[design/flow/run.sh]
#!/bin/bash
# the make line also repeats each setting of config.mk as NAME=value (left out here)
make -C /OpenROAD-flow-scripts/flow DESIGN_CONFIG=/design/flow/config.mk WORK_HOME=/design/flow/orfs CLKGATE_MAP_FILE= finish
[design/flow/design.v]
`timescale 1ns / 1ps
module CORDICROT
#(	parameter   ODAT_W	= 16,
	parameter   SHIFT		= 1)
(
	input	Clk_i,
	input	Rst_i,
	input	signed  [ODAT_W-1:0]	X_i,
	input	signed  [ODAT_W-1:0]	Y_i,
	input	Val_i,
	input	Sign_i,
	output	reg	signed	[ODAT_W-1:0]	X_o,
	output	reg	signed	[ODAT_W-1:0]	Y_o,
	output	reg	Val_o
);
    wire    [ODAT_W-1:0]    shiftedInX;
    wire    [ODAT_W-1:0]    shiftedInY;
    assign  shiftedInX    =   X_i >>> SHIFT;
    assign  shiftedInY    =   Y_i >>> SHIFT;
always @(posedge Clk_i) begin
    if (Rst_i) begin
        Val_o	<= 1'b0;
    end else if	(Val_i)	begin
        Val_o	<= Val_i;
    end	else	begin
		Val_o	<=	1'b0;
	end
end
always @(posedge Clk_i) begin
    if (Rst_i) begin
        X_o   <= {ODAT_W{1'b0}};
        Y_o   <= {ODAT_W{1'b0}};
    end else if (Val_i) begin
        if (Sign_i) begin
            X_o   <= X_i + shiftedInY;
            Y_o   <= Y_i - shiftedInX; 
        end else begin
            X_o   <= X_i - shiftedInY;
            Y_o   <= Y_i + shiftedInX;
        end
    end
end
endmodule
module CORDICNCO (
    clk_i,
    rst_i,
    val_i,
    phase_inc_i,
    cos_o,
    sin_o,
    val_o
    );
    parameter                   ODAT_W              = 16;
    parameter                   P_INC_W             = 16;
    parameter                   ITER_NUM            = 16;
    parameter                   EN_SIN_N            = 0;
    localparam  [P_INC_W-1:0]   ANGLE_270_DEGREE    = 3<<(P_INC_W-2);
    localparam  [P_INC_W-1:0]   ANGLE_180_DEGREE    = 1<<(P_INC_W-1);
    localparam  [P_INC_W-1:0]   ANGLE_90_DEGREE     = 1<<(P_INC_W-2);
    localparam [15:0] INIT_VALUE = 16'h4CCC;
    input                           clk_i;
    input                           rst_i;
    input                           val_i;
    input           [P_INC_W-1:0]   phase_inc_i;
    output  reg     [ODAT_W-1:0]    cos_o;
    output  reg     [ODAT_W-1:0]    sin_o;
    output  reg                     val_o;
    wire    [P_INC_W-1:0]           precompAngle[ODAT_W-1:0];
    wire    [ODAT_W-1:0]            x_pipe[ITER_NUM:0];
    wire    [ODAT_W-1:0]            y_pipe[ITER_NUM:0];
    wire    [ITER_NUM:0]            val_pipe;
    reg     [P_INC_W-1:0]           phase_diff_pipe[ITER_NUM-1:0];
    reg     [1:0]                   sc_sign_pipe[ITER_NUM-1:0];
    reg     [P_INC_W-1:0]           phase_accumulator;
    reg     [P_INC_W-1:0]           current_phase;
    reg     [1:0]                   sc_sign_prev;
    reg     [1:0]                   sc_sign;
    reg     [2:0]                   val_sr;
    genvar  g;
    integer i;
    assign  x_pipe[0]   = INIT_VALUE;
    assign  y_pipe[0]   = INIT_VALUE;
    assign  val_pipe[0] = val_sr[2];
always @(posedge clk_i or posedge rst_i) begin
    if (rst_i) begin
        phase_accumulator   <= {P_INC_W{1'b0}};
    end else if (val_i) begin
        phase_accumulator   <= phase_accumulator + phase_inc_i;
    end
end
assign precompAngle [0] = 16'd8190;   
assign precompAngle [1] = 16'd4834;    
assign precompAngle [2] = 16'd2554;    
assign precompAngle [3] = 16'd1296;    
assign precompAngle [4] = 16'd650;     
assign precompAngle [5] = 16'd325;     
assign precompAngle [6] = 16'd162;     
assign precompAngle [7] = 16'd81;     
assign precompAngle [8] = 16'd40;      
assign precompAngle [9] = 16'd20;      
assign precompAngle [10] = 16'd10;     
assign precompAngle [11] = 16'd5;      
assign precompAngle [12] = 16'd2;      
assign precompAngle [13] = 16'd1;      
assign precompAngle [14] = 16'd0;      
assign precompAngle [15] = 16'd0;      
always @(posedge clk_i or posedge rst_i) begin
    if (rst_i) begin
        current_phase   <= {P_INC_W{1'b0}};
        sc_sign         <= 2'b0;
    end else begin
        if (phase_accumulator > ANGLE_270_DEGREE) begin
            current_phase   <= {P_INC_W{1'b0}} - phase_accumulator;
            sc_sign         <= 2'b10;
        end else if (phase_accumulator > ANGLE_180_DEGREE) begin
            current_phase   <= phase_accumulator - ANGLE_180_DEGREE;
            sc_sign         <= 2'b11;
        end else if (phase_accumulator > ANGLE_90_DEGREE) begin
            current_phase   <= ANGLE_180_DEGREE - phase_accumulator;
            sc_sign         <= 2'b01;
        end else begin
            current_phase   <= phase_accumulator;
            sc_sign         <= 2'b00;
        end
    end
end
always @(posedge clk_i or posedge rst_i) begin
    if (rst_i) begin
        val_sr <= 3'b0;
    end else begin
        val_sr <= {val_sr[1:0], val_i};
    end
end
always @(posedge clk_i) begin
    phase_diff_pipe[0]  <= current_phase - precompAngle[0];
    sc_sign_pipe[0]     <= sc_sign;
    for(i=1; i<ITER_NUM; i=i+1) begin
        sc_sign_pipe[i] <= sc_sign_pipe[i-1];
        if (phase_diff_pipe[i-1][P_INC_W-1]) begin
            phase_diff_pipe[i] <= phase_diff_pipe[i-1] + precompAngle[i];
        end else begin
            phase_diff_pipe[i] <= phase_diff_pipe[i-1] - precompAngle[i];
        end
    end
end
generate
    for (g = 0; g < ITER_NUM; g = g + 1) begin : cordic_pipe
        CORDICROT #(
            .ODAT_W     (ODAT_W),
            .SHIFT      (g+1)
        ) cordic_rotation_inst (
            .Clk_i      (clk_i),
            .Rst_i      (rst_i),
            .X_i        (x_pipe[g]),
            .Y_i        (y_pipe[g]),
            .Val_i      (val_pipe[g]),
            .Sign_i     (phase_diff_pipe[g][P_INC_W-1]),
            .X_o        (x_pipe[g+1]),
            .Y_o        (y_pipe[g+1]),
            .Val_o      (val_pipe[g+1])
            );
    end
endgenerate
generate 
    if (EN_SIN_N) begin
        always @(posedge clk_i or posedge rst_i) begin
            if (rst_i) begin
                sin_o       <= {ODAT_W{1'b0}};
            end else begin
                if (sc_sign_prev[1]) begin
                    sin_o   <=  y_pipe[ITER_NUM];
                end else begin
                    sin_o   <= ~y_pipe[ITER_NUM] + {{(ODAT_W-1){1'b0}}, 1'b1};
                end
            end
        end
    end else begin
        always @(posedge clk_i or posedge rst_i) begin
            if (rst_i) begin
                sin_o       <= {ODAT_W{1'b0}};
            end else begin
                if (sc_sign_prev[1]) begin
                    sin_o   <= ~y_pipe[ITER_NUM] + {{(ODAT_W-1){1'b0}}, 1'b1};
                end else begin
                    sin_o   <=  y_pipe[ITER_NUM];
                end
            end
        end
    end
endgenerate
always @(posedge clk_i or posedge rst_i) begin
    if (rst_i) begin
        cos_o           <= {ODAT_W{1'b0}};
        sc_sign_prev    <= 2'b0;
        val_o           <= 1'b0;
    end else begin
        if (sc_sign_prev[0]) begin
            cos_o   <= ~x_pipe[ITER_NUM] + {{(ODAT_W-1){1'b0}}, 1'b1};
        end else begin
            cos_o   <= x_pipe[ITER_NUM];
        end
        sc_sign_prev    <= sc_sign_pipe[ITER_NUM-1];
        val_o           <= val_pipe[ITER_NUM];
    end
end
endmodule
[design/flow/config.mk]
export PLATFORM = sky130hd
export DESIGN_NAME = CORDICNCO
export DESIGN_NICKNAME = CORDICNCO
export VERILOG_FILES = /design/flow/design.v
export SDC_FILE = /design/flow/constraint.sdc
export NUM_CORES = 4
export LEC_CHECK = 0
export CAP_MARGIN = 30
export CORE_ASPECT_RATIO = 1.46
export CORE_MARGIN = 5
export CORE_UTILIZATION = 33
export CTS_CLUSTER_SIZE = 80
export GPL_ROUTABILITY_DRIVEN = 0
export GPL_TIMING_DRIVEN = 0
export SLEW_MARGIN = 20
export TNS_END_PERCENT = 25
[design/flow/constraint.sdc]
create_clock -name core_clock -period 4.72 [get_ports {clk_i}]
set_input_delay 0.9440 -clock core_clock [delete_from_list [all_inputs] [get_ports {clk_i}]]
set_output_delay 0.9440 -clock core_clock [all_outputs]
set_load 0.01 [all_outputs]
==> CHANGELOG.md, run 1 <==
### Metrics

* Max Slew Vio Count at 0
* Die Y at 513 um
* Final Setup Violations at 0
* Port bufs at 50
* Adders+Majority by Area at 16.6%
* RSZ-0062 raised after global routing: no
* Setup slack, reg-to-reg at 0.25 ns
* Main synth FF type: dfxtp_1
* Worst setup path class: flop to flop
* Delay-heaviest family, CP: AND-OR/OR-AND gates
* CP Capture Point: phase_diff_pipe[11][15]
* First-pass GRT wire length at 252000 um
* Crit path top cell by count: a21oi_1
* Die X-Extent at 354 um
* Worst vdd ir at 0.343 mV
* Worst Clk Skew at 0.0206 ns
* Power share of the sequential group at 30.8%
* Min Tclk post-route at 4.47 ns
* Power density cells at 471 nW/um^2
* Vias after detailed routing at 47800
* CP required at 5.24 ns
* Detailed-placement wirelength estimate at 128000 um
* Num ports at 52
* Initial DRC count at 2339
* R2R Path End: phase_diff_pipe[11][15]
* Post-route ant nets at 0
* Comb power at 13400 uW
* Top power group: combinational logic
* Pint at 18600 uW
* Tool warnings at 51
* Power share of the clock group at 24.4%
* XOR Share, Synth at 10.4%
* Routed len/inst at 17.5 um
* Clk ins delay skew pair at 0.71 ns
* Ys async rst share at 8.85%
* Sequential area share after synthesis at 29.1%
* Area grow syn2layout at 11.6%
* Final hold vios at 0
* Total global routing overflow at 0
* Worst r2r path cells at 11
* Post-synth regs at 814
* CTS tree: built
* # DRC at 0
* P_seq at 9260 uW
* CP Cell Sequence: buf_1, clkinv_2, ha_1, a21o_1, a21oi_1, o21ai_1, a21o_1, a21oi_1, o21a_1, a21oi_1, a31oi_1
* Layout Nets at 7566
* Largest net degree at the start of global routing at 34
* Complex Gates by Area at 20.1%
* CP bufs+invs at 2
* Initial antenna violation count at 4
* Fill cells at 17500
* And+or+nand+nor area frac at 14.8%
* H-tree Lvls at 3
* Core area at 172000 sq um
* MUX share of area at 5.47%
* Synth area leader: dfxtp_1
* Yosys synthesis chip area at 57200 sq um
* CP Data Arrival Time at 4.98 ns
* Synth cell types at 92
* Switching Fraction at 38.1%
* Static Leakage at 0.0274 uW
* CP peak stage delay at 0.72 ns
* R2r startpoint: phase_diff_pipe[10][15]
* Final WL at 160000 um
* Root buffer cell: clkbuf_16
* Comb area leader: AND-OR/OR-AND gates
* Clock tree buffer depth at 3
* Cell count after placement at 8955
* Number of core rows at 184
* Top-count cell post-synth: nor2_1
* Number of global-route vias before repair at 47800
* CTS sink cnt at 814
* Chip Area at 182000 sq um
* Final non-filler cell total at 9117
* Comb power frac at 44.8%
* Hold crit path type: flop to flop
* Vias per cell at 5.24
* Switching power at 11500 uW
* Total track usage at 16.9%
* Cell area leaders: dfxtp_1, ha_1, xnor2_1
* Synth cell count leaders: nor2_1, dfxtp_1, ha_1
* Fin util at 37.1%
* Worst setup SP type: flop
* Crit path from: phase_diff_pipe[10][15]
* Max-area cell share at 26.0%
* Ys Warns at 21
* Synth Cell Area at 57200 sq um
* Num CTS Buffers at 87
* Final TNS setup at 0 ns
* Cycle use final at 94.7%
* First-pass DRT Iterations at 6
* Slowest stage cell, crit path: dfxtp_1
* Run status: complete, no violations
* Fmax at 224 MHz
* Yosys cell count at 6655
* Post-synth EDFFs at 0
* Least-Margin Pin Slew at 1.13 ns
* Post-synth net total at 7409
* Element type at the critical path end: flop
* Cells on Worst Hold Path at 0
* Mapped Avg Cell Area at 8.59 sq um
* Crit path max fanout at 21
* Worst path depth at 11
* Slew headroom at 23.5%
* Cells after synthesis at 6655
* Worst-path clk slew at 0.06 ns
* Hold Path Sink: sc_sign_pipe[13][0]
* Fp util at 33.2%
* Clock Power at 7330 uW
* Max capacitance violation total at 0
* Hold Path Origin: sc_sign_pipe[12][0]
==> area by class of cell <==
class | count | area, sq um | share of cell area (%)
Timing Repair Buffer | 69 | 746 | 1.17
Clock buffer | 112 | 2420 | 3.79
Inverter | 329 | 1240 | 1.94
Buffer | 196 | 757 | 1.19
Clock inverter | 46 | 646 | 1.01
Sequential cell | 814 | 16700 | 26.1
Antenna cell | 4 | 10.0 | 0.0157
Tap cell | 2232 | 2790 | 4.38
Multi-Input combinational cell | 5315 | 38600 | 60.4
==> timing repair <==
action	4_1_cts	5_1_grt
buffers inserted	0	0
setup endpoints to repair	3	10
resized	2	5
hold buffers	0	0
endpoints found under the hold margin	0	0
==> stage by stage <==
| stage | cell area (sq um) | setup slack [ns] | power, uW | hold WS, ns |
|---|---|---|---|---|
| 6_report | 63800 | 0.252 | 30000 | 0.318 |
| 5_1_grt | 63800 | 0.0200 | 32200 | 0.319 |
| 4_1_cts | 63800 | 0.0659 | 30200 | 0.310 |
| 3_5_place_dp | 60700 | -0.414 | 22800 | 0.312 |
| 3_3_place_gp | 60500 | -3.57 | 22400 | 0.312 |
| 2_1_floorplan | 57200 | 0.270 | 19700 | 0.310 |
==> routing by layer <==
| metal | share of wire (%) | GRT usage [%] | up-vias |
|---|---|---|---|
| li1 | - | - | 24100 |
| met1 | 39 | 18.1 | 22400 |
| met2 | 52 | 32.9 | 896 |
| met3 | 3.0 | 1.57 | 359 |
| met4 | 5.2 | 8.61 | 0 |
| met5 | 0 | 0 | - |
==> inputs of run 2 (changes only) <==
- CAP_MARGIN: 30 -> 20
- CELL_PAD_IN_SITES_GLOBAL_PLACEMENT: unset -> 0
- CORE_ASPECT_RATIO: 1.46 -> 1.03
- CORE_MARGIN: 5 -> 2
- CORE_UTILIZATION: 33 -> 72
- CTS_CLUSTER_DIAMETER: unset -> 267
- CTS_CLUSTER_SIZE: 80 -> 24
- GPL_ROUTABILITY_DRIVEN: 0 -> 1
- GPL_TIMING_DRIVEN: 0 -> unset
- MAX_ROUTING_LAYER: unset -> met4
- SETUP_SLACK_MARGIN: unset -> 0.07
- SLEW_MARGIN: 20 -> 0
- TNS_END_PERCENT: 25 -> 85
- clock period: 4.72 -> 1.24 ns (I/O delays scaled with it)
==> CHANGELOG.md, run 2 <==
## Flow update

* Die Y at 290 um (was 513 um)
* XOR Share, Synth at 10.4% (unchanged)
* Ys async rst share at 8.85% (unchanged)
* MUX share of area at 5.47% (unchanged)
* Synth area leader: dfxtp_1 (unchanged)
* Err: [ERROR DPL-0038] Utilization greater than 100%, impossible to legalize
* Synth Cell Area at 57200 sq um (unchanged)
* Chip Area at 81700 sq um (was 182000 sq um)
* Ys Warns at 21 (unchanged)
* Yosys synthesis chip area at 57200 sq um (unchanged)
* And+or+nand+nor area frac at 14.8% (unchanged)
* Sequential area share after synthesis at 29.1% (unchanged)
* Main synth FF type: dfxtp_1 (unchanged)
* Run status: aborted with a tool error (was complete, no violations)
* Die X-Extent at 282 um (was 354 um)
* Yosys cell count at 6655 (unchanged)
* Max-area cell share at 26.0% (unchanged)
* Complex Gates by Area at 20.1% (unchanged)
* Post-synth EDFFs at 0 (unchanged)
* Cells after synthesis at 6655 (unchanged)
* Post-synth net total at 7409 (unchanged)
* Fp util at 73.0% (was 33.2%)
* Mapped Avg Cell Area at 8.59 sq um (unchanged)
* Adders+Majority by Area at 16.6% (unchanged)
* Num ports at 52 (unchanged)
* Post-synth regs at 814 (unchanged)
* Cell area leaders: dfxtp_1, ha_1, xnor2_1 (unchanged)
* Port bufs at 51 (was 50)
* Synth cell types at 92 (unchanged)
* Number of core rows at 104 (was 184)
* Stopped at: detailed placement (3_5_place_dp)
* Comb area leader: AND-OR/OR-AND gates (unchanged)
* Top-count cell post-synth: nor2_1 (unchanged)
* Synth cell count leaders: nor2_1, dfxtp_1, ha_1 (unchanged)
* GPL Wtd Cong at 1.03
* Core area at 78300 sq um (was 172000 sq um)
[run 2: stage by stage]
step | total power, uW | setup slack (ns) | area, sq um
global placement | 108000 | -2.40 | 78400
floorplan | 80500 | -2.33 | 61200
==> inputs of run 3 (changes only) <==
- ABC_AREA: unset -> 1
- CELL_PAD_IN_SITES_GLOBAL_PLACEMENT: 0 -> unset
- CORE_ASPECT_RATIO: 1.03 -> unset
- CORE_UTILIZATION: 72 -> 67
- CTS_CLUSTER_DIAMETER: 267 -> 355
- CTS_CLUSTER_SIZE: 24 -> 72
- GPL_ROUTABILITY_DRIVEN: 1 -> unset
- MAX_ROUTING_LAYER: met4 -> unset
- SETUP_SLACK_MARGIN: 0.07 -> -0.23
- SLEW_MARGIN: 0 -> 20
- TNS_END_PERCENT: 85 -> unset
- clock period: 1.24 -> 2.36 ns (I/O delays scaled with it)
==> CHANGELOG.md, run 3 <==
## Flow update

* Comb area leader: simple AND/OR/NAND/NOR gates (was AND-OR/OR-AND gates)
* Synth area leader: dfxtp_1 (unchanged)
* Num CTS Buffers at 15
* Root buffer cell: clkbuf_16
* Die Y at 304 um (was 290 um)
* Total track usage at 65.0%
* Cell area leaders: dfxtp_1, ha_1, nand2_1 (was dfxtp_1, ha_1, xnor2_1)
* Err: [ERROR GRT-0232] Routing congestion too high. Check the congestion heatmap in the GUI. (was [ERROR DPL-0038] Utilization greater than 100%, impossible to legalize)
* Run status: aborted with a tool error (unchanged)
* Cells after synthesis at 8708 (was 6655)
* Post-synth regs at 814 (unchanged)
* Max-area cell share at 24.6% (was 26.0%)
* MUX share of area at 0% (was 5.47%)
* Fp util at 67.4% (was 73.0%)
* Detailed-placement wirelength estimate at 140000 um
* Adders+Majority by Area at 15.7% (was 16.6%)
* Stopped at: global routing (5_1_grt) (was detailed placement (3_5_place_dp))
* CTS sink cnt at 814
* Ys Warns at 21 (unchanged)
* Number of core rows at 110 (was 104)
* Yosys cell count at 8708 (was 6655)
* Clock tree buffer depth at 3
* Synth Cell Area at 60500 sq um (was 57200 sq um)
* Synth cell types at 54 (was 92)
* Core area at 89700 sq um (was 78300 sq um)
* Yosys synthesis chip area at 60500 sq um (was 57200 sq um)
* Main synth FF type: dfxtp_1 (unchanged)
* And+or+nand+nor area frac at 22.4% (was 14.8%)
* Synth cell count leaders: nand2_1, inv_1, nor2_1 (was nor2_1, dfxtp_1, ha_1)
* XOR Share, Synth at 8.12% (was 10.4%)
* Chip Area at 92700 sq um (was 81700 sq um)
* Ys async rst share at 8.85% (unchanged)
* Total global routing overflow at 32
* Mapped Avg Cell Area at 6.95 sq um (was 8.59 sq um)
* Cell count after placement at 11000
* Die X-Extent at 304 um (was 282 um)
* GPL Wtd Cong at 0.987 (was 1.03)
* Num ports at 52 (unchanged)
* H-tree Lvls at 1
* Sequential area share after synthesis at 27.5% (was 29.1%)
* Complex Gates by Area at 17.1% (was 20.1%)
* Post-synth net total at 9462 (was 7409)
* Port bufs at 51 (unchanged)
* Top-count cell post-synth: nand2_1 (was nor2_1)
* Post-synth EDFFs at 0 (unchanged)
-- run 3: stage by stage --
stage               hold slack, ns  cell area [sq um]  setup slack [ns]
detailed placement           0.312              71300            -0.561
global placement             0.310              71300            -0.561
floorplan                    0.310              60500            -0.225
CTS                          0.153              74500            -0.415
-- run 3: metal layers --
| layer | GRT usage, % | overflow |
|---|---|---|
| met5 | 19.7 | 0 |
| met4 | 64.5 | 16 |
| met3 | 45.3 | 9 |
| met2 | 88.0 | 7 |
| met1 | 62.5 | 0 |
-- run 3: repair_timing --
item | CTS
setup endpoints to repair | 188
pin swaps | 292
hold buffers | 0
resized | 705
buffers inserted | 74
==> inputs of run 4 (changes only) <==
- ABC_AREA: 1 -> 0
- CELL_PAD_IN_SITES_DETAIL_PLACEMENT: unset -> 2
- CELL_PAD_IN_SITES_GLOBAL_PLACEMENT: unset -> 2
- CORE_ASPECT_RATIO: unset -> 0.83
- CORE_MARGIN: 2 -> 4
- CORE_UTILIZATION: 67 -> 72
- CTS_CLUSTER_SIZE: 72 -> unset
- GPL_ROUTABILITY_DRIVEN: unset -> 1
- HOLD_SLACK_MARGIN: unset -> -0.09
- MIN_ROUTING_LAYER: unset -> met1
- PLACE_DENSITY_LB_ADDON: unset -> 0.26
- SETUP_SLACK_MARGIN: -0.23 -> unset
- clock period: 2.36 -> 5.19 ns (I/O delays scaled with it)
==> CHANGELOG.md, run 4 <==
## Flow update

* Run status: aborted with a tool error (unchanged)
* Stopped at: global placement without I/O (3_1_place_gp_skip_io) (was global routing (5_1_grt))
* Err: [ERROR FLW-0024] Place density exceeds 1.0 (current PLACE_DENSITY_LB_ADDON =  0.26). Please check if the value of  PLACE_DENSITY_LB_ADDON is between 0 and 0.99. (was [ERROR GRT-0232] Routing congestion too high. Check the congestion heatmap in the GUI.)
* Mapped Avg Cell Area at 8.59 sq um (was 6.95 sq um)
* Cell area leaders: dfxtp_1, ha_1, xnor2_1 (was dfxtp_1, ha_1, nand2_1)
* Synth area leader: dfxtp_1 (unchanged)
* XOR Share, Synth at 10.4% (was 8.12%)
* Yosys synthesis chip area at 57200 sq um (was 60500 sq um)
* Post-synth EDFFs at 0 (unchanged)
* Cells after synthesis at 6655 (was 8708)
* Die X-Extent at 317 um (was 304 um)
* Adders+Majority by Area at 16.6% (was 15.7%)
* Core area at 78200 sq um (was 89700 sq um)
* Chip Area at 84000 sq um (was 92700 sq um)
* Complex Gates by Area at 20.1% (was 17.1%)
* Comb area leader: AND-OR/OR-AND gates (was simple AND/OR/NAND/NOR gates)
* Number of core rows at 93 (was 110)
* Synth cell count leaders: nor2_1, dfxtp_1, ha_1 (was nand2_1, inv_1, nor2_1)
* And+or+nand+nor area frac at 14.8% (was 22.4%)
* MUX share of area at 5.47% (was 0%)
* Synth cell types at 92 (was 54)
* Fp util at 73.1% (was 67.4%)
* Sequential area share after synthesis at 29.1% (was 27.5%)
* Synth Cell Area at 57200 sq um (was 60500 sq um)
* Yosys cell count at 6655 (was 8708)
* Post-synth net total at 7409 (was 9462)
* Max-area cell share at 26.0% (was 24.6%)
* Main synth FF type: dfxtp_1 (unchanged)
* Die Y at 265 um (was 304 um)
* Post-synth regs at 814 (unchanged)
* Ys Warns at 21 (unchanged)
* Top-count cell post-synth: nor2_1 (was nand2_1)
* Ys async rst share at 8.85% (unchanged)
==> inputs of run 5 (changes only) <==
- ABC_AREA: 0 -> unset
- CELL_PAD_IN_SITES_DETAIL_PLACEMENT: 2 -> unset
- CELL_PAD_IN_SITES_GLOBAL_PLACEMENT: 2 -> unset
- CORE_ASPECT_RATIO: 0.83 -> unset
- CORE_MARGIN: 4 -> 2
- CORE_UTILIZATION: 72 -> 57
- CTS_CLUSTER_DIAMETER: 355 -> unset
- CTS_CLUSTER_SIZE: unset -> 58
- GPL_ROUTABILITY_DRIVEN: 1 -> unset
- HOLD_SLACK_MARGIN: -0.09 -> unset
- MIN_ROUTING_LAYER: met1 -> unset
- PLACE_DENSITY_LB_ADDON: 0.26 -> unset
- SETUP_SLACK_MARGIN: unset -> 0.91
- clock period: 5.19 -> 3.24 ns (I/O delays scaled with it)
==> CHANGELOG.md, run 5 <==
### Metrics

* Fill cells at 7844
* Main synth FF type: dfxtp_1 (unchanged)
* Final WS setup at -0.419 ns
* Cells after synthesis at 6655 (unchanged)
* Yosys synthesis chip area at 57200 sq um (unchanged)
* Slew headroom at 29.9%
* Top power group: combinational logic
* Area grow syn2layout at 24.2%
* CP Cell Sequence: or4_4, or4_4, ha_4, mux2i_1, ha_1, a21oi_2, o31ai_4, a2111o_1, and3_1, or4_1, a31oi_1, nor2_1
* Hold Path Origin: sc_sign_pipe[3][1]
* CTS tree: built
* R2R Path End: cordic_pipe[7].cordic_rotation_inst.X_o[14]
* Hold crit path type: flop to flop
* Top-count cell post-synth: nor2_1 (unchanged)
* Total track usage at 28.7%
* Vias after detailed routing at 49400
* Tool warnings at 62
* Cell area leaders: dfxtp_1, ha_1, xnor2_1 (unchanged)
* Static Leakage at 0.0308 uW
* Pint at 29900 uW
* CP peak stage delay at 0.54 ns
* Layout Nets at 7887
* Switching power at 18600 uW
* Power share of the clock group at 23.0%
* R2r startpoint: cordic_pipe[6].cordic_rotation_inst.Y_o[14]
* Slowest stage cell, crit path: or4_4
* Worst setup path class: flop to flop
* Number of core rows at 116 (was 93)
* Num ports at 52
* Vias per cell at 5.80
* DR top layer: met4
* Delay-heaviest family, CP: simple AND/OR/NAND/NOR gates
* Clock tree buffer depth at 3
* First-pass GRT wire length at 245000 um
* Synth cell types at 92 (unchanged)
* Crit path from: cordic_pipe[6].cordic_rotation_inst.Y_o[14]
* Total global routing overflow at 0
* CP Data Arrival Time at 4.20 ns
* Largest net degree at the start of global routing at 158
* Fp util at 57.3% (was 73.1%)
* CP bufs+invs at 0
* Adders+Majority by Area at 16.6% (unchanged)
* Least-Margin Pin Slew at 1.05 ns
* Die Y at 321 um (was 265 um)
* Num CTS Buffers at 95
* Comb power at 23700 uW
* Cells on Worst Hold Path at 0
* Final Setup Violations at 8
* Cycle use final at 113%
* Worst Clk Skew at 0.0227 ns
* Power density cells at 683 nW/um^2
* Final Instance Area at 71000 sq um
* Ant. Diodes at 0
* Worst setup SP type: flop
* Cell count after placement at 8052
* Worst r2r path cells at 12
* Clock Power at 11100 uW
* Ys Warns at 21 (unchanged)
* Detailed-placement wirelength estimate at 111000 um
* Met3 wire length at 4480 um
* Metal-1 WL at 68300 um
* CP required at 3.78 ns
* Final hold vios at 0
* Comb power frac at 48.9%
* Routed len/inst at 18.1 um
* Post-synth regs at 814 (unchanged)
* Comb area leader: AND-OR/OR-AND gates (unchanged)
* H-tree Lvls at 3
* MUX share of area at 5.47% (unchanged)
* GPL Wtd Cong at 0.910
* And+or+nand+nor area frac at 14.8% (unchanged)
* Run status: complete, but fails checks (was aborted with a tool error)
* Worst vdd ir at 0.834 mV
* CP Capture Point: cordic_pipe[7].cordic_rotation_inst.X_o[14]
* RSZ-0062 raised after global routing: yes
* Max Slew Vio Count at 0
* Max capacitance violation total at 0
* # DRC at 0
* Synth cell count leaders: nor2_1, dfxtp_1, ha_1 (unchanged)
* Yosys cell count at 6655 (unchanged)
* Number of global-route vias before repair at 47600
* Post-synth EDFFs at 0 (unchanged)
* First-pass DRT Iterations at 5
* Mapped Avg Cell Area at 8.59 sq um (unchanged)
* Failing layout criteria: setup timing
* Final non-filler cell total at 8512
* Root buffer cell: clkbuf_16
* Final Power at 48500 uW
* CTS sink cnt at 814
* Area after DPL at 61900 sq um
* Synth area leader: dfxtp_1 (unchanged)
* Crit path top cell by count: or4_4
* XOR Share, Synth at 10.4% (unchanged)
* Ys async rst share at 8.85% (unchanged)
* P_seq at 13600 uW
* Switching Fraction at 38.3%
* Die X-Extent at 321 um (was 317 um)
* Final TNS setup at -0.899 ns
* Worst path depth at 12
* Hold Path Sink: sc_sign_pipe[4][1]
* Port bufs at 51
* Element type at the critical path end: flop
* Max-area cell share at 26.0% (unchanged)
* Synth Cell Area at 57200 sq um (unchanged)
* Core area at 99700 sq um (was 78200 sq um)
* Power share of the sequential group at 28.1%
* Initial antenna violation count at 1
* Worst-path clk slew at 0.07 ns
* Met2 WL at 76100 um
* Setup slack, reg-to-reg at -0.42 ns
* Chip Area at 103000 sq um (was 84000 sq um)
* Min Tclk post-route at 3.66 ns
* Fmax at 273 MHz
* Post-route ant nets at 0
* Crit path max fanout at 3
* Clk ins delay skew pair at 0.70 ns
* Sequential area share after synthesis at 29.1% (unchanged)
* Complex Gates by Area at 20.1% (unchanged)
* Initial DRC count at 2810
* Pre-CTS setup slack at -0.432 ns
* Final WL at 154000 um
* Post-synth net total at 7409 (unchanged)
[run 5: metrics by stage]
stage	util [%]	hold WS [ns]
2_1_floorplan	-	0.310
3_3_place_gp	62.0	0.310
4_1_cts	68.7	0.323
5_1_grt	71.2	0.329
6_report	71.2	0.321
3_5_place_dp	62.0	0.312
[run 5: per-layer routing]
metal  up-vias  GRT usage [%]
met2       855           51.5
met1     23400           36.3
met4         0           8.73
li1      24800              -
met5         -              0
met3       287           2.91
[run 5: timing repair]
item / CTS / global route
endpoints found under the hold margin: 1 / 0
hold buffers: 1 / 0
cloned: 2 / 2
pin swaps: 376 / 289
buffers inserted: 173 / 104
setup endpoints to repair: 427 / 446
gates resized: 413 / 351
[run 5: layout make-up]
class	count	area [sq um]	area share (%)
Clock buffer	119	2700	3.81
Clock inverter	59	587	0.826
Inverter	329	1320	1.86
Multi-Input combinational cell	5315	43000	60.5
Sequential cell	814	16900	23.8
Tap cell	1298	1620	2.29
Timing Repair Buffer	577	4870	6.86
Timing Repair inverter	1	7.51	0.0106
==> inputs of run 6 (changes only) <==
- ABC_AREA: unset -> 1
- CAP_MARGIN: 20 -> 15
- CELL_PAD_IN_SITES_GLOBAL_PLACEMENT: unset -> 0
- CORE_UTILIZATION: 57 -> 72
- CTS_CLUSTER_DIAMETER: unset -> 60
- CTS_CLUSTER_SIZE: 58 -> 24
- GPL_ROUTABILITY_DRIVEN: unset -> 1
- MAX_ROUTING_LAYER: unset -> met4
- SETUP_SLACK_MARGIN: 0.91 -> 0.02
- SLEW_MARGIN: 20 -> 15
- TNS_END_PERCENT: unset -> 85
- clock period: 3.24 -> 2.64 ns (I/O delays scaled with it)
==> CHANGELOG.md, run 6 <==
## Flow update

* Post-synth EDFFs at 0 (unchanged)
* Num ports at 52 (unchanged)
* Comb area leader: simple AND/OR/NAND/NOR gates (was AND-OR/OR-AND gates)
* Post-synth regs at 814 (unchanged)
* Complex Gates by Area at 17.1% (was 20.1%)
* Root buffer cell: clkbuf_16 (unchanged)
* Yosys cell count at 8708 (was 6655)
* Number of core rows at 106 (was 116)
* Core area at 83400 sq um (was 99700 sq um)
* Stopped at: global routing (5_1_grt)
* And+or+nand+nor area frac at 22.4% (was 14.8%)
* Ys async rst share at 8.85% (unchanged)
* Total global routing overflow at 502
* Post-synth net total at 9462 (was 7409)
* Die X-Extent at 294 um (was 321 um)
* Synth area leader: dfxtp_1 (unchanged)
* Sequential area share after synthesis at 27.5% (was 29.1%)
* Main synth FF type: dfxtp_1 (unchanged)
* H-tree Lvls at 3 (unchanged)
* Pre-CTS setup slack at -0.242 ns (was -0.432 ns)
* Total track usage at 78.8%
* Synth cell types at 54 (was 92)
* Run status: aborted with a tool error (was complete, but fails checks)
* Area after DPL at 66800 sq um (was 61900 sq um)
* Max-area cell share at 24.6% (was 26.0%)
* Synth cell count leaders: nand2_1, inv_1, nor2_1 (was nor2_1, dfxtp_1, ha_1)
* GPL Wtd Cong at 1.04 (was 0.910)
* Detailed-placement wirelength estimate at 133000 um (was 111000 um)
* Chip Area at 86400 sq um (was 103000 sq um)
* CTS sink cnt at 814 (unchanged)
* Adders+Majority by Area at 15.7% (was 16.6%)
* Err: [ERROR GRT-0232] Routing congestion too high. Check the congestion heatmap in the GUI.
* Mapped Avg Cell Area at 6.95 sq um (was 8.59 sq um)
* Cells after synthesis at 8708 (was 6655)
* Cell area leaders: dfxtp_1, ha_1, nand2_1 (was dfxtp_1, ha_1, xnor2_1)
* Top-count cell post-synth: nand2_1 (was nor2_1)
* Synth Cell Area at 60500 sq um (was 57200 sq um)
* Ys Warns at 21 (unchanged)
* Num CTS Buffers at 71 (was 95)
* XOR Share, Synth at 8.12% (was 10.4%)
* Port bufs at 51 (unchanged)
* Fp util at 72.5% (was 57.3%)
* Yosys synthesis chip area at 60500 sq um (was 57200 sq um)
* Die Y at 294 um (was 321 um)
* MUX share of area at 0% (was 5.47%)
* Clock tree buffer depth at 3 (unchanged)
* Post-cts hold buffer count at 0 (was 1)
-- run 6: stage by stage --
stage               hold WS, ns  total power [uW]  instances  utilization (%)
floorplan                 0.310             39300       8708                -
global placement          0.311             48400      10300             80.1
detailed placement        0.312             49600      10300             80.1
CTS                       0.304             62800      10500             85.7
-- run 6: metal layers --
metal / global-route usage, % / GRT overflow
met2: 95.1 / 287
met3: 61.4 / 30
met4: 79.0 / 179
met5: - / -
met1: 76.2 / 6
-- run 6: repair_timing --
action | CTS
gates resized | 516
setup buffers | 60
endpoints found under the setup margin | 199
hold endpoints to repair | 0
pin swaps | 191
==> inputs of run 7 (changes only) <==
- ABC_AREA: 1 -> unset
- CAP_MARGIN: 15 -> 0
- CORE_ASPECT_RATIO: unset -> 1.03
- CTS_CLUSTER_DIAMETER: 60 -> 267
- PLACE_DENSITY: unset -> 0.4
- SETUP_SLACK_MARGIN: 0.02 -> 0.07
- SLEW_MARGIN: 15 -> 0
- clock period: 2.64 -> 1.98 ns (I/O delays scaled with it)
==> CHANGELOG.md, run 7 <==
## Flow update

* Run status: aborted with a tool error (unchanged)
* Stopped at: clock tree synthesis (4_1_cts) (was global routing (5_1_grt))
* Err: [ERROR DPL-0038] Utilization greater than 100%, impossible to legalize (was [ERROR GRT-0232] Routing congestion too high. Check the congestion heatmap in the GUI.)
* Ys Warns at 21 (unchanged)
* Cell area leaders: dfxtp_1, ha_1, xnor2_1 (was dfxtp_1, ha_1, nand2_1)
* Synth area leader: dfxtp_1 (unchanged)
* XOR Share, Synth at 10.4% (was 8.12%)
* Core area at 78300 sq um (was 83400 sq um)
* Chip Area at 81700 sq um (was 86400 sq um)
* Adders+Majority by Area at 16.6% (was 15.7%)
* Complex Gates by Area at 20.1% (was 17.1%)
* Post-synth EDFFs at 0 (unchanged)
* Die Y at 290 um (was 294 um)
* MUX share of area at 5.47% (was 0%)
* Number of core rows at 104 (was 106)
* Area after DPL at 76600 sq um (was 66800 sq um)
* Sequential area share after synthesis at 29.1% (was 27.5%)
* Post-synth regs at 814 (unchanged)
* GPL Wtd Cong at 1.01 (was 1.04)
* Die X-Extent at 282 um (was 294 um)
* Mapped Avg Cell Area at 8.59 sq um (was 6.95 sq um)
* Detailed-placement wirelength estimate at 194000 um (was 133000 um)
* Main synth FF type: dfxtp_1 (unchanged)
* Port bufs at 51 (unchanged)
* Yosys synthesis chip area at 57200 sq um (was 60500 sq um)
* Comb area leader: AND-OR/OR-AND gates (was simple AND/OR/NAND/NOR gates)
* Top-count cell post-synth: nor2_1 (was nand2_1)
* Fp util at 73.0% (was 72.5%)
* Synth Cell Area at 57200 sq um (was 60500 sq um)
* Synth cell count leaders: nor2_1, dfxtp_1, ha_1 (was nand2_1, inv_1, nor2_1)
* Pre-CTS setup slack at -1.82 ns (was -0.242 ns)
* Yosys cell count at 6655 (was 8708)
* Num ports at 52 (unchanged)
* Post-synth net total at 7409 (was 9462)
* Ys async rst share at 8.85% (unchanged)
* Synth cell types at 92 (was 54)
* And+or+nand+nor area frac at 14.8% (was 22.4%)
* Max-area cell share at 26.0% (was 24.6%)
* Cells after synthesis at 6655 (was 8708)
run 7: per-stage QoR:
step	hold WS, ns	cells
floorplan	0.310	6655
global placement	0.310	9481
detailed placement	0.312	9481
==> inputs of run 8 (changes only) <==
- CAP_MARGIN: 0 -> 15
- CELL_PAD_IN_SITES_GLOBAL_PLACEMENT: 0 -> unset
- CORE_ASPECT_RATIO: 1.03 -> unset
- CTS_CLUSTER_DIAMETER: 267 -> unset
- CTS_CLUSTER_SIZE: 24 -> unset
- GPL_ROUTABILITY_DRIVEN: 1 -> unset
- MAX_ROUTING_LAYER: met4 -> unset
- PLACE_DENSITY: 0.4 -> unset
- SETUP_SLACK_MARGIN: 0.07 -> unset
- SLEW_MARGIN: 0 -> 20
- TNS_END_PERCENT: 85 -> unset
- clock period: 1.98 -> 3.08 ns (I/O delays scaled with it)
==> CHANGELOG.md, run 8 <==
### Metrics

* Final TNS setup at -5.21 ns
* Synth Cell Area at 57200 sq um (unchanged)
* Tool warnings at 61
* Total global routing overflow at 0
* Element type at the critical path end: flop
* Num CTS Buffers at 88
* XOR Share, Synth at 10.4% (unchanged)
* Vias after detailed routing at 53100
* Ys Warns at 21 (unchanged)
* Initial antenna violation count at 4
* Slowest stage cell, crit path: or4_4
* Routed len/inst at 20.3 um
* Pre-CTS setup slack at -0.574 ns (was -1.82 ns)
* Max capacitance violation total at 0
* Fill cells at 4237
* Main synth FF type: dfxtp_1 (unchanged)
* Vias per cell at 6.38
* Crit path top cell by count: or4_4
* R2r startpoint: cordic_pipe[6].cordic_rotation_inst.Y_o[14]
* Ys async rst share at 8.85% (unchanged)
* Yosys synthesis chip area at 57200 sq um (unchanged)
* R2R Path End: cordic_pipe[7].cordic_rotation_inst.X_o[14]
* And+or+nand+nor area frac at 14.8% (unchanged)
* Num ports at 52 (unchanged)
* Fmax at 275 MHz
* CP Capture Point: cordic_pipe[7].cordic_rotation_inst.X_o[14]
* Crit path from: cordic_pipe[6].cordic_rotation_inst.Y_o[14]
* Total track usage at 36.8%
* Least-Margin Pin Slew at 1.17 ns
* Final WL at 169000 um
* CP Data Arrival Time at 4.17 ns
* Core area at 78700 sq um (was 78300 sq um)
* Yosys cell count at 6655 (unchanged)
* Max Slew Vio Count at 0
* Port bufs at 51 (unchanged)
* Number of core rows at 103 (was 104)
* Detailed-placement wirelength estimate at 114000 um (was 194000 um)
* Worst path depth at 12
* Metal-1 WL at 67600 um
* Comb power at 24900 uW
* Failing layout criteria: setup timing
* Clock tree buffer depth at 3
* Cycle use final at 118%
* Hold crit path type: input pin to asynchronous set/reset pin
* Worst setup SP type: flop
* Die Y at 286 um (was 290 um)
* Post-route ant nets at 0
* First-pass DRT Iterations at 13
* CTS sink cnt at 814
* Worst r2r path cells at 12
* Cell area leaders: dfxtp_1, ha_1, xnor2_1 (unchanged)
* DR top layer: met5
* Final Setup Violations at 42
* Switching Fraction at 39.6%
* Top-count cell post-synth: nor2_1 (unchanged)
* Complex Gates by Area at 20.1% (unchanged)
* Die X-Extent at 286 um (was 282 um)
* Cells after synthesis at 6655 (unchanged)
* CP Cell Sequence: or4_4, or4_4, ha_4, mux2i_1, ha_1, a21oi_2, o31ai_2, a2111o_1, and3_4, or4_1, a31oi_1, nor2_1
* Post-synth regs at 814 (unchanged)
* Power density cells at 741 nW/um^2
* Power share of the sequential group at 28.4%
* CP peak stage delay at 0.52 ns
* Setup slack, reg-to-reg at -0.56 ns
* CTS tree: built
* Comb area leader: AND-OR/OR-AND gates (unchanged)
* Crit path max fanout at 3
* Min Tclk post-route at 3.64 ns
* Area grow syn2layout at 19.5%
* Met3 wire length at 11300 um
* Post-synth net total at 7409 (unchanged)
* MUX share of area at 5.47% (unchanged)
* Post-synth EDFFs at 0 (unchanged)
* Worst setup path class: flop to flop
* GPL Wtd Cong at 0.984 (was 1.01)
* Final WS setup at -0.563 ns
* Synth area leader: dfxtp_1 (unchanged)
* First-pass GRT wire length at 251000 um
* Sequential area share after synthesis at 29.1% (unchanged)
* Number of global-route vias before repair at 50400
* CP bufs+invs at 0
* Synth cell types at 92 (unchanged)
* Switching power at 20000 uW
* H-tree Lvls at 3
* Worst vdd ir at 1.00 mV
* Final hold vios at 0
* Worst-path clk slew at 0.06 ns
* Adders+Majority by Area at 16.6% (unchanged)
* Met2 WL at 81400 um
* Initial DRC count at 4498
* Clock Power at 11400 uW
* P_seq at 14400 uW
* Top power group: combinational logic
* Layout Nets at 7951
* Mapped Avg Cell Area at 8.59 sq um (unchanged)
* Clk ins delay skew pair at 0.68 ns
* Root buffer cell: clkbuf_16
* # DRC at 0
* CP required at 3.61 ns
* Worst Clk Skew at 0.0319 ns
* Pint at 30600 uW
* Fp util at 72.6% (was 73.0%)
* Delay-heaviest family, CP: simple AND/OR/NAND/NOR gates
* Chip Area at 81700 sq um (about the same)
* Largest net degree at the start of global routing at 141
* Static Leakage at 0.0305 uW
* Synth cell count leaders: nor2_1, dfxtp_1, ha_1 (unchanged)
* Power share of the clock group at 22.5%
* Ant. Diodes at 0
* RSZ-0062 raised after global routing: yes
* Max-area cell share at 26.0% (unchanged)
* Slew headroom at 21.4%
* Run status: complete, but fails checks (was aborted with a tool error)
* Comb power frac at 49.1%
-- run 8: layer usage --
layer | vias up | track usage, %
li1 | 25000 | -
met1 | 25200 | 46.4
met2 | 2241 | 64.1
met3 | 676 | 4.65
met4 | 8 | 14.5
met5 | - | 0
-- run 8: area by class of cell --
| type | instances | area (sq um) | area share, % |
|---|---|---|---|
| sequential | 814 | 16700 | 24.5 |
| inverter | 329 | 1260 | 1.84 |
| clock inverter | 50 | 717 | 1.05 |
| tap | 1050 | 1310 | 1.92 |
| clock buffer | 115 | 2380 | 3.49 |
| multi-input combinational | 5315 | 40700 | 59.5 |
| timing repair buffer | 649 | 5240 | 7.67 |
-- run 8: per-stage QoR --
| step | cells | utilization [%] | cell area (sq um) | hold WS, ns | total power (uW) |
|---|---|---|---|---|---|
| after detailed placement | 8080 | 79.2 | 62400 | 0.312 | 36600 |
| after CTS | 8263 | 84.0 | 66200 | 0.130 | 48700 |
| after global routing | 8322 | 86.8 | 68300 | 0.172 | 53100 |
| after floorplan | 6655 | - | 57300 | 0.310 | 30300 |
| after global placement | 8080 | 79.2 | 62400 | 0.310 | 35800 |
| final | 8322 | 86.8 | 68300 | 0.150 | 50600 |
-- run 8: what timing repair did --
| item | 4_1_cts | 5_1_grt |
|---|---|---|
| endpoints found under the setup margin | 83 | 172 |
| buffers inserted | 19 | 61 |
| gates resized | 108 | 381 |
| gates cloned | 0 | 1 |
| pin swaps | 60 | 208 |
| hold buffers | 0 | 0 |
==> inputs of run 9 (changes only) <==
- CAP_MARGIN: 15 -> 5
- CTS_CLUSTER_DIAMETER: unset -> 48
- CTS_CLUSTER_SIZE: unset -> 15
- SETUP_SLACK_MARGIN: unset -> 0.83
- clock period: 3.08 -> 3.24 ns (I/O delays scaled with it)
==> CHANGELOG.md, run 9 <==
### Metrics

* Run status: complete, but fails checks (unchanged)
* Failing layout criteria: setup timing (unchanged)
* Post-synth net total at 7409 (unchanged)
* First-pass DRT Iterations at 10 (was 13)
* Comb power frac at 49.4% (was 49.1%)
* Switching power at 20600 uW (was 20000 uW)
* Static Leakage at 0.0306 uW (was 0.0305 uW)
* Power share of the sequential group at 27.3% (was 28.4%)
* Fmax at 278 MHz (was 275 MHz)
* Synth cell count leaders: nor2_1, dfxtp_1, ha_1 (unchanged)
* Crit path top cell by count: xnor2_1 (was or4_4)
* Complex Gates by Area at 20.1% (unchanged)
* Synth area leader: dfxtp_1 (unchanged)
* XOR Share, Synth at 10.4% (unchanged)
* Crit path max fanout at 4 (was 3)
* Vias after detailed routing at 55800 (was 53100)
* Clk ins delay skew pair at 0.70 ns (was 0.68 ns)
* Worst path depth at 12 (unchanged)
* Area grow syn2layout at 23.8% (was 19.5%)
* Clock Power at 11700 uW (was 11400 uW)
* Fp util at 72.6% (unchanged)
* First-pass GRT wire length at 257000 um (was 251000 um)
* CTS tree: built (unchanged)
* # DRC at 0 (unchanged)
* CP Capture Point: cordic_pipe[5].cordic_rotation_inst.Y_o[15] (was cordic_pipe[7].cordic_rotation_inst.X_o[14])
* Top power group: combinational logic (unchanged)
* Core area at 78700 sq um (unchanged)
* Top-count cell post-synth: nor2_1 (unchanged)
* Switching Fraction at 40.9% (was 39.6%)
* Clock tree buffer depth at 3 (unchanged)
* Mapped Avg Cell Area at 8.59 sq um (unchanged)
* P_seq at 13800 uW (was 14400 uW)
* CP bufs+invs at 0 (unchanged)
* Die X-Extent at 286 um (unchanged)
* Number of core rows at 103 (unchanged)
* MUX share of area at 5.47% (unchanged)
* Synth cell types at 92 (unchanged)
* Number of global-route vias before repair at 51000 (was 50400)
* Least-Margin Pin Slew at 1.19 ns (was 1.17 ns)
* Total track usage at 37.7% (was 36.8%)
* Slowest stage cell, crit path: or4_4 (unchanged)
* Post-synth regs at 814 (unchanged)
* CP peak stage delay at 0.59 ns (was 0.52 ns)
* Cell area leaders: dfxtp_1, ha_1, xnor2_1 (unchanged)
* R2r startpoint: cordic_pipe[4].cordic_rotation_inst.X_o[12] (was cordic_pipe[6].cordic_rotation_inst.Y_o[14])
* Adders+Majority by Area at 16.6% (unchanged)
* Final non-filler cell total at 8253 (was 8322)
* Total global routing overflow at 0 (unchanged)
* CP Cell Sequence: or4_4, nor2b_2, nor2_1, xnor2_1, ha_1, a21o_1, a21oi_1, o21ai_1, or3b_4, a41oi_2, xnor2_1, a211oi_1 (was or4_4, or4_4, ha_4, mux2i_1, ha_1, a21oi_2, o31ai_2, a2111o_1, and3_4, or4_1, a31oi_1, nor2_1)
* Vias per cell at 6.76 (was 6.38)
* Main synth FF type: dfxtp_1 (unchanged)
* Max-area cell share at 26.0% (unchanged)
* Final WL at 189000 um (was 169000 um)
* Max capacitance violation total at 0 (unchanged)
* Detailed-placement wirelength estimate at 108000 um (was 114000 um)
* Slew headroom at 21.0% (was 21.4%)
* Yosys synthesis chip area at 57200 sq um (unchanged)
* Final TNS setup at -4.48 ns (was -5.21 ns)
* H-tree Lvls at 3 (unchanged)
* Ys async rst share at 8.85% (unchanged)
* Pre-CTS setup slack at -0.420 ns (was -0.574 ns)
* Worst Clk Skew at 0.0438 ns (was 0.0319 ns)
* Cell count after placement at 7781 (was 8080)
* RSZ-0062 raised after global routing: yes (unchanged)
* Crit path from: cordic_pipe[4].cordic_rotation_inst.X_o[12] (was cordic_pipe[6].cordic_rotation_inst.Y_o[14])
* Sequential area share after synthesis at 29.1% (unchanged)
* Worst setup path class: flop to flop (unchanged)
* Routed len/inst at 22.9 um (was 20.3 um)
* Chip Area at 81700 sq um (unchanged)
* Cycle use final at 111% (was 118%)
* Port bufs at 51 (unchanged)
* Root buffer cell: clkbuf_16 (unchanged)
* Worst setup SP type: flop (unchanged)
* Final Setup Violations at 37 (was 42)
* CP Data Arrival Time at 4.20 ns (was 4.17 ns)
* Min Tclk post-route at 3.59 ns (was 3.64 ns)
* Power share of the clock group at 23.2% (was 22.5%)
* Setup slack, reg-to-reg at -0.35 ns (was -0.56 ns)
* CTS sink cnt at 814 (unchanged)
* Num CTS Buffers at 100 (was 88)
* Worst-path clk slew at 0.07 ns (was 0.06 ns)
* GPL Wtd Cong at 0.953 (was 0.984)
* Post-route ant nets at 0 (unchanged)
* Comb power at 24900 uW (about the same)
* Element type at the critical path end: flop (unchanged)
* Yosys cell count at 6655 (unchanged)
* Pint at 29800 uW (was 30600 uW)
* Power density cells at 712 nW/um^2 (was 741 nW/um^2)
* Initial DRC count at 6172 (was 4498)
* Hold crit path type: input pin to asynchronous set/reset pin (unchanged)
* Cells after synthesis at 6655 (unchanged)
* R2R Path End: cordic_pipe[5].cordic_rotation_inst.Y_o[15] (was cordic_pipe[7].cordic_rotation_inst.X_o[14])
* Synth Cell Area at 57200 sq um (unchanged)
* Fin util at 89.9% (was 86.8%)
* Delay-heaviest family, CP: simple AND/OR/NAND/NOR gates (unchanged)
* Worst vdd ir at 0.899 mV (was 1.00 mV)
* Die Y at 286 um (unchanged)
* Comb area leader: AND-OR/OR-AND gates (unchanged)
* Final hold vios at 0 (unchanged)
* CP required at 3.84 ns (was 3.61 ns)
* Worst r2r path cells at 12 (unchanged)
* Initial antenna violation count at 2 (was 4)
* Tool warnings at 56 (was 61)
* Max Slew Vio Count at 0 (unchanged)
* And+or+nand+nor area frac at 14.8% (unchanged)
* Post-synth EDFFs at 0 (unchanged)
* Layout Nets at 7868 (was 7951)
* Ys Warns at 21 (unchanged)
* Final WS setup at -0.355 ns (was -0.563 ns)
* Num ports at 52 (unchanged)
* Largest net degree at the start of global routing at 97 (was 141)
==> run 9: through the flow <==
| stage | instance area [sq um] | power [uW] | hold WS (ns) |
|---|---|---|---|
| 2_1_floorplan | 58700 | 29400 | 0.310 |
| 3_3_place_gp | 61300 | 33300 | 0.310 |
| 3_5_place_dp | 61300 | 34100 | 0.312 |
| 4_1_cts | 67900 | 47300 | 0.202 |
| 5_1_grt | 70800 | 52700 | 0.226 |
| 6_report | 70800 | 50400 | 0.270 |
==> run 9: routing by layer <==
| metal | wire [um] | part of all wire, % | global-route usage (%) |
|---|---|---|---|
| met1 | 69700 | 37 | 46.7 |
| met4 | 14000 | 7.4 | 15.7 |
| met3 | 17800 | 9.4 | 6.00 |
| met5 | 15 | 0.0079 | 0 |
| met2 | 87600 | 46 | 65.0 |
==> run 9: layout make-up <==
cell class	count	area, sq um
Tap cell	1050	1310
Clock buffer	115	2620
Timing Repair inverter	1	11.3
Multi-Input combinational cell	5315	43100
Fill cell	3479	7980
Timing Repair Buffer	553	4640
Clock inverter	75	862
Inverter	329	1350
Antenna cell	1	2.50
Sequential cell	814	16900
==> run 9: what timing repair did <==
action,CTS,global route
setup endpoints to repair,384,435
gates resized,396,410
buffers inserted,159,120
pin swaps,319,322
hold buffers,0,0
cloned,1,1
==> inputs of run 10 (changes only) <==
- ABC_AREA: unset -> 0
- CAP_MARGIN: 5 -> 25
- CELL_PAD_IN_SITES_GLOBAL_PLACEMENT: unset -> 0
- CORE_ASPECT_RATIO: unset -> 0.67
- CORE_MARGIN: 2 -> 4
- CORE_UTILIZATION: 72 -> 51
- CTS_CLUSTER_DIAMETER: 48 -> 63
- CTS_CLUSTER_SIZE: 15 -> 31
- GPL_ROUTABILITY_DRIVEN: unset -> 0
- GPL_TIMING_DRIVEN: unset -> 0
- HOLD_SLACK_MARGIN: unset -> -0.08
- MAX_ROUTING_LAYER: unset -> met4
- MIN_ROUTING_LAYER: unset -> met2
- SETUP_SLACK_MARGIN: 0.83 -> 0.84
- SLEW_MARGIN: 20 -> 5
- TNS_END_PERCENT: unset -> 90
- clock period: 3.24 -> 4.67 ns (I/O delays scaled with it)
==> CHANGELOG.md, run 10 <==
## Flow update

* Root buffer cell: clkbuf_16 (unchanged)
* Mapped Avg Cell Area at 8.59 sq um (unchanged)
* H-tree Lvls at 2 (was 3)
* Fp util at 51.5% (was 72.6%)
* Stopped at: global routing (5_1_grt)
* Ys async rst share at 8.85% (unchanged)
* Post-synth EDFFs at 0 (unchanged)
* Post-synth net total at 7409 (unchanged)
* Main synth FF type: dfxtp_1 (unchanged)
* Top-count cell post-synth: nor2_1 (unchanged)
* Run status: aborted with a tool error (was complete, but fails checks)
* Ys Warns at 21 (unchanged)
* Synth cell types at 92 (unchanged)
* Synth area leader: dfxtp_1 (unchanged)
* MUX share of area at 5.47% (unchanged)
* Die Y at 282 um (was 286 um)
* Num CTS Buffers at 55 (was 100)
* Synth Cell Area at 57200 sq um (unchanged)
* Core area at 111000 sq um (was 78700 sq um)
* And+or+nand+nor area frac at 14.8% (unchanged)
* Total track usage at 55.8%
* Adders+Majority by Area at 16.6% (unchanged)
* Yosys synthesis chip area at 57200 sq um (unchanged)
* Clock tree buffer depth at 3 (unchanged)
* Post-cts hold buffer count at 0 (unchanged)
* Max-area cell share at 26.0% (unchanged)
* Port bufs at 50 (was 51)
* Num ports at 52 (unchanged)
* Yosys cell count at 6655 (unchanged)
* Sequential area share after synthesis at 29.1% (unchanged)
* Number of core rows at 100 (was 103)
* XOR Share, Synth at 10.4% (unchanged)
* Detailed-placement wirelength estimate at 133000 um (was 108000 um)
* Cell area leaders: dfxtp_1, ha_1, xnor2_1 (unchanged)
* Cell count after placement at 8199 (was 7781)
* Comb area leader: AND-OR/OR-AND gates (unchanged)
* Err: [ERROR GRT-0116] Global routing finished with congestion. Check the congestion regions in the DRC Viewer.
* Synth cell count leaders: nor2_1, dfxtp_1, ha_1 (unchanged)
* Die X-Extent at 417 um (was 286 um)
* Complex Gates by Area at 20.1% (unchanged)
* CTS sink cnt at 814 (unchanged)
* Chip Area at 118000 sq um (was 81700 sq um)
* Total global routing overflow at 77
* Cells after synthesis at 6655 (unchanged)
* Post-synth regs at 814 (unchanged)
[run 10: timing repair]
item | CTS
resized | 53
gates cloned | 0
setup buffers | 6
setup endpoints to repair | 91
pin swaps | 3
[run 10: metal layers]
| layer | global-route usage [%] | GRT overflow |
|---|---|---|
| met1 | - | - |
| met5 | - | - |
| met3 | 75.0 | 77 |
| met2 | 58.1 | 0 |
| met4 | 19.2 | 0 |
[run 10: through the flow]
stage               worst slack [ns]  area (sq um)  setup TNS, ns
floorplan                      0.987         57200              0
global placement              -0.741         59500         -51.78
detailed placement            -0.185         59800         -0.306
CTS                            0.829         62100              0
==> inputs of run 11 (changes only) <==
- ABC_AREA: 0 -> 1
- CAP_MARGIN: 25 -> 15
- CELL_PAD_IN_SITES_GLOBAL_PLACEMENT: 0 -> unset
- CORE_ASPECT_RATIO: 0.67 -> unset
- CORE_MARGIN: 4 -> 2
- CORE_UTILIZATION: 51 -> 72
- CTS_CLUSTER_DIAMETER: 63 -> 206
- CTS_CLUSTER_SIZE: 31 -> 16
- GPL_ROUTABILITY_DRIVEN: 0 -> unset
- GPL_TIMING_DRIVEN: 0 -> unset
- HOLD_SLACK_MARGIN: -0.08 -> unset
- MAX_ROUTING_LAYER: met4 -> unset
- MIN_ROUTING_LAYER: met2 -> unset
- PLACE_DENSITY_LB_ADDON: unset -> 0.14
- SETUP_SLACK_MARGIN: 0.84 -> 0.6
- SLEW_MARGIN: 5 -> 20
- TNS_END_PERCENT: 90 -> unset
- clock period: 4.67 -> 2.12 ns (I/O delays scaled with it)
==> CHANGELOG.md, run 11 <==
## Flow update

* Num ports at 52 (unchanged)
* Synth area leader: dfxtp_1 (unchanged)
* Mapped Avg Cell Area at 6.95 sq um (was 8.59 sq um)
* Comb area leader: simple AND/OR/NAND/NOR gates (was AND-OR/OR-AND gates)
* Synth Cell Area at 60500 sq um (was 57200 sq um)
* Synth cell count leaders: nand2_1, inv_1, nor2_1 (was nor2_1, dfxtp_1, ha_1)
* Chip Area at 86400 sq um (was 118000 sq um)
* Die X-Extent at 294 um (was 417 um)
* Core area at 83400 sq um (was 111000 sq um)
* Detailed-placement wirelength estimate at 190000 um (was 133000 um)
* Adders+Majority by Area at 15.7% (was 16.6%)
* Run status: aborted with a tool error (unchanged)
* Yosys synthesis chip area at 60500 sq um (was 57200 sq um)
* Synth cell types at 54 (was 92)
* Ys async rst share at 8.85% (unchanged)
* Cells after synthesis at 8708 (was 6655)
* XOR Share, Synth at 8.12% (was 10.4%)
* And+or+nand+nor area frac at 22.4% (was 14.8%)
* Post-synth net total at 9462 (was 7409)
* Yosys cell count at 8708 (was 6655)
* Post-synth regs at 814 (unchanged)
* Complex Gates by Area at 17.1% (was 20.1%)
* Err: [ERROR DPL-0038] Utilization greater than 100%, impossible to legalize (was [ERROR GRT-0116] Global routing finished with congestion. Check the congestion regions in the DRC Viewer.)
* Stopped at: clock tree synthesis (4_1_cts) (was global routing (5_1_grt))
* Port bufs at 51 (was 50)
* Sequential area share after synthesis at 27.5% (was 29.1%)
* Number of core rows at 106 (was 100)
* Top-count cell post-synth: nand2_1 (was nor2_1)
* Cell area leaders: dfxtp_1, ha_1, nand2_1 (was dfxtp_1, ha_1, xnor2_1)
* Post-synth EDFFs at 0 (unchanged)
* Main synth FF type: dfxtp_1 (unchanged)
* MUX share of area at 0% (was 5.47%)
* Die Y at 294 um (was 282 um)
* GPL Wtd Cong at 1.05
* Max-area cell share at 24.6% (was 26.0%)
* Fp util at 72.5% (was 51.5%)
* Ys Warns at 21 (unchanged)
-- run 11: through the flow --
stage / worst slack [ns] / instance area [sq um] / cells
detailed placement: -1.01 / 77600 / 11100
global placement: -0.602 / 77600 / 11100
floorplan: -0.386 / 65500 / 8708
==> inputs of run 12 (changes only) <==
- CAP_MARGIN: 15 -> 5
- CORE_UTILIZATION: 72 -> 67
- CTS_CLUSTER_DIAMETER: 206 -> unset
- CTS_CLUSTER_SIZE: 16 -> 72
- PLACE_DENSITY_LB_ADDON: 0.14 -> unset
- SETUP_SLACK_MARGIN: 0.6 -> -0.24
- clock period: 2.12 -> 2.37 ns (I/O delays scaled with it)
==> CHANGELOG.md, run 12 <==
## Flow update

* Synth Cell Area at 60500 sq um (unchanged)
* Synth cell count leaders: nand2_1, inv_1, nor2_1 (unchanged)
* Die X-Extent at 304 um (was 294 um)
* Ys async rst share at 8.85% (unchanged)
* Fp util at 67.4% (was 72.5%)
* Cell area leaders: dfxtp_1, ha_1, nand2_1 (unchanged)
* CTS sink cnt at 814
* Total global routing overflow at 20
* Synth area leader: dfxtp_1 (unchanged)
* Sequential area share after synthesis at 27.5% (unchanged)
* Err: [ERROR GRT-0232] Routing congestion too high. Check the congestion heatmap in the GUI. (was [ERROR DPL-0038] Utilization greater than 100%, impossible to legalize)
* Port bufs at 51 (unchanged)
* Max-area cell share at 24.6% (unchanged)
* Post-cts hold buffer count at 0
* Post-synth EDFFs at 0 (unchanged)
* Clock tree buffer depth at 3
* Num ports at 52 (unchanged)
* Core area at 89700 sq um (was 83400 sq um)
* Yosys cell count at 8708 (unchanged)
* Die Y at 304 um (was 294 um)
* Ys Warns at 21 (unchanged)
* Mapped Avg Cell Area at 6.95 sq um (unchanged)
* GPL Wtd Cong at 1.01 (was 1.05)
* Root buffer cell: clkbuf_16
* Pre-CTS setup slack at -0.591 ns (was -1.01 ns)
* Synth cell types at 54 (unchanged)
* Adders+Majority by Area at 15.7% (unchanged)
* Area after DPL at 71400 sq um (was 77600 sq um)
* Number of core rows at 110 (was 106)
* Total track usage at 68.8%
* Detailed-placement wirelength estimate at 142000 um (was 190000 um)
* Run status: aborted with a tool error (unchanged)
* Post-synth net total at 9462 (unchanged)
* H-tree Lvls at 3
* XOR Share, Synth at 8.12% (unchanged)
* Top-count cell post-synth: nand2_1 (unchanged)
* And+or+nand+nor area frac at 22.4% (unchanged)
* Num CTS Buffers at 91
* MUX share of area at 0% (unchanged)
* Complex Gates by Area at 17.1% (unchanged)
* Cells after synthesis at 8708 (unchanged)
* Stopped at: global routing (5_1_grt) (was clock tree synthesis (4_1_cts))
* Chip Area at 92700 sq um (was 86400 sq um)
* Yosys synthesis chip area at 60500 sq um (unchanged)
* Post-synth regs at 814 (unchanged)
* Main synth FF type: dfxtp_1 (unchanged)
* Comb area leader: simple AND/OR/NAND/NOR gates (unchanged)
## run 12: layer usage
layer / GRT usage, % / GRT overflow
met5: 23.8 / 0
met4: 68.9 / 11
met3: 48.8 / 5
met2: 90.3 / 4
met1: 67.3 / 0
## run 12: through the flow
step	utilization (%)	power, uW	cells	hold slack, ns
after CTS	85.3	75200	11200	0.0605
after floorplan	-	43700	8708	0.310
after global placement	79.5	57100	11000	0.310
after detailed placement	79.5	58500	11000	0.313
## run 12: what timing repair did
action                                  4_1_cts
pin swaps                                   226
buffers inserted                             51
gates cloned                                  0
resized                                     543
endpoints found under the setup margin      180
==> inputs of run 13 (changes only) <==
- CAP_MARGIN: 5 -> 20
- CTS_CLUSTER_SIZE: 72 -> 16
- SETUP_SLACK_MARGIN: -0.24 -> unset
- clock period: 2.37 -> 2.17 ns (I/O delays scaled with it)
==> CHANGELOG.md, run 13 <==
## Flow update

* Main synth FF type: dfxtp_1 (unchanged)
* MUX share of area at 0% (unchanged)
* Cells after synthesis at 8708 (unchanged)
* Port bufs at 51 (unchanged)
* Fp util at 67.4% (unchanged)
* Yosys synthesis chip area at 60500 sq um (unchanged)
* Post-synth net total at 9462 (unchanged)
* Ys Warns at 21 (unchanged)
* Adders+Majority by Area at 15.7% (unchanged)
* Num ports at 52 (unchanged)
* Core area at 89700 sq um (unchanged)
* Complex Gates by Area at 17.1% (unchanged)
* Number of core rows at 110 (unchanged)
* Detailed-placement wirelength estimate at 149000 um (was 142000 um)
* H-tree Lvls at 3 (unchanged)
* Synth cell count leaders: nand2_1, inv_1, nor2_1 (unchanged)
* Clock tree buffer depth at 3 (unchanged)
* Die Y at 304 um (unchanged)
* Root buffer cell: clkbuf_16 (unchanged)
* CTS sink cnt at 814 (unchanged)
* Die X-Extent at 304 um (unchanged)
* Total global routing overflow at 1153
* Stopped at: global routing (5_1_grt) (unchanged)
* XOR Share, Synth at 8.12% (unchanged)
* Err: [ERROR GRT-0116] Global routing finished with congestion. Check the congestion regions in the DRC Viewer. (was [ERROR GRT-0232] Routing congestion too high. Check the congestion heatmap in the GUI.)
* Synth area leader: dfxtp_1 (unchanged)
* Max-area cell share at 24.6% (unchanged)
* GPL Wtd Cong at 1.01 (about the same)
* Yosys cell count at 8708 (unchanged)
* Run status: aborted with a tool error (unchanged)
* Ys async rst share at 8.85% (unchanged)
* Num CTS Buffers at 89 (was 91)
* Chip Area at 92700 sq um (unchanged)
* Top-count cell post-synth: nand2_1 (unchanged)
* Post-synth regs at 814 (unchanged)
* Total track usage at 86.7%
* Mapped Avg Cell Area at 6.95 sq um (unchanged)
* Comb area leader: simple AND/OR/NAND/NOR gates (unchanged)
* Cell area leaders: dfxtp_1, ha_1, nand2_1 (unchanged)
* Synth Cell Area at 60500 sq um (unchanged)
* Post-synth EDFFs at 0 (unchanged)
* Synth cell types at 54 (unchanged)
* Sequential area share after synthesis at 27.5% (unchanged)
* And+or+nand+nor area frac at 22.4% (unchanged)
-- run 13: routing by layer --
layer	global-route usage, %	overflow
met4	94.3	402
met1	83.0	36
met2	101	669
met3	73.8	42
met5	47.8	4
-- run 13: repair_timing --
action | 4_1_cts
setup endpoints to repair | 375
pin swaps | 892
gates resized | 1655
setup buffers | 242
hold buffers | 0
gates cloned | 1
-- run 13: metrics by stage --
| stage | instances | hold slack [ns] | cell area [sq um] | utilization [%] | worst slack (ns) |
|---|---|---|---|---|---|
| 2_1_floorplan | 8708 | 0.310 | 63000 | - | -0.290 |
| 3_3_place_gp | 11200 | 0.310 | 75500 | 84.2 | -0.547 |
| 3_5_place_dp | 11200 | 0.312 | 75500 | 84.2 | -0.624 |
| 4_1_cts | 11600 | 0.205 | 86900 | 96.8 | -0.505 |
Power is estimated from default activity; no workload was simulated.
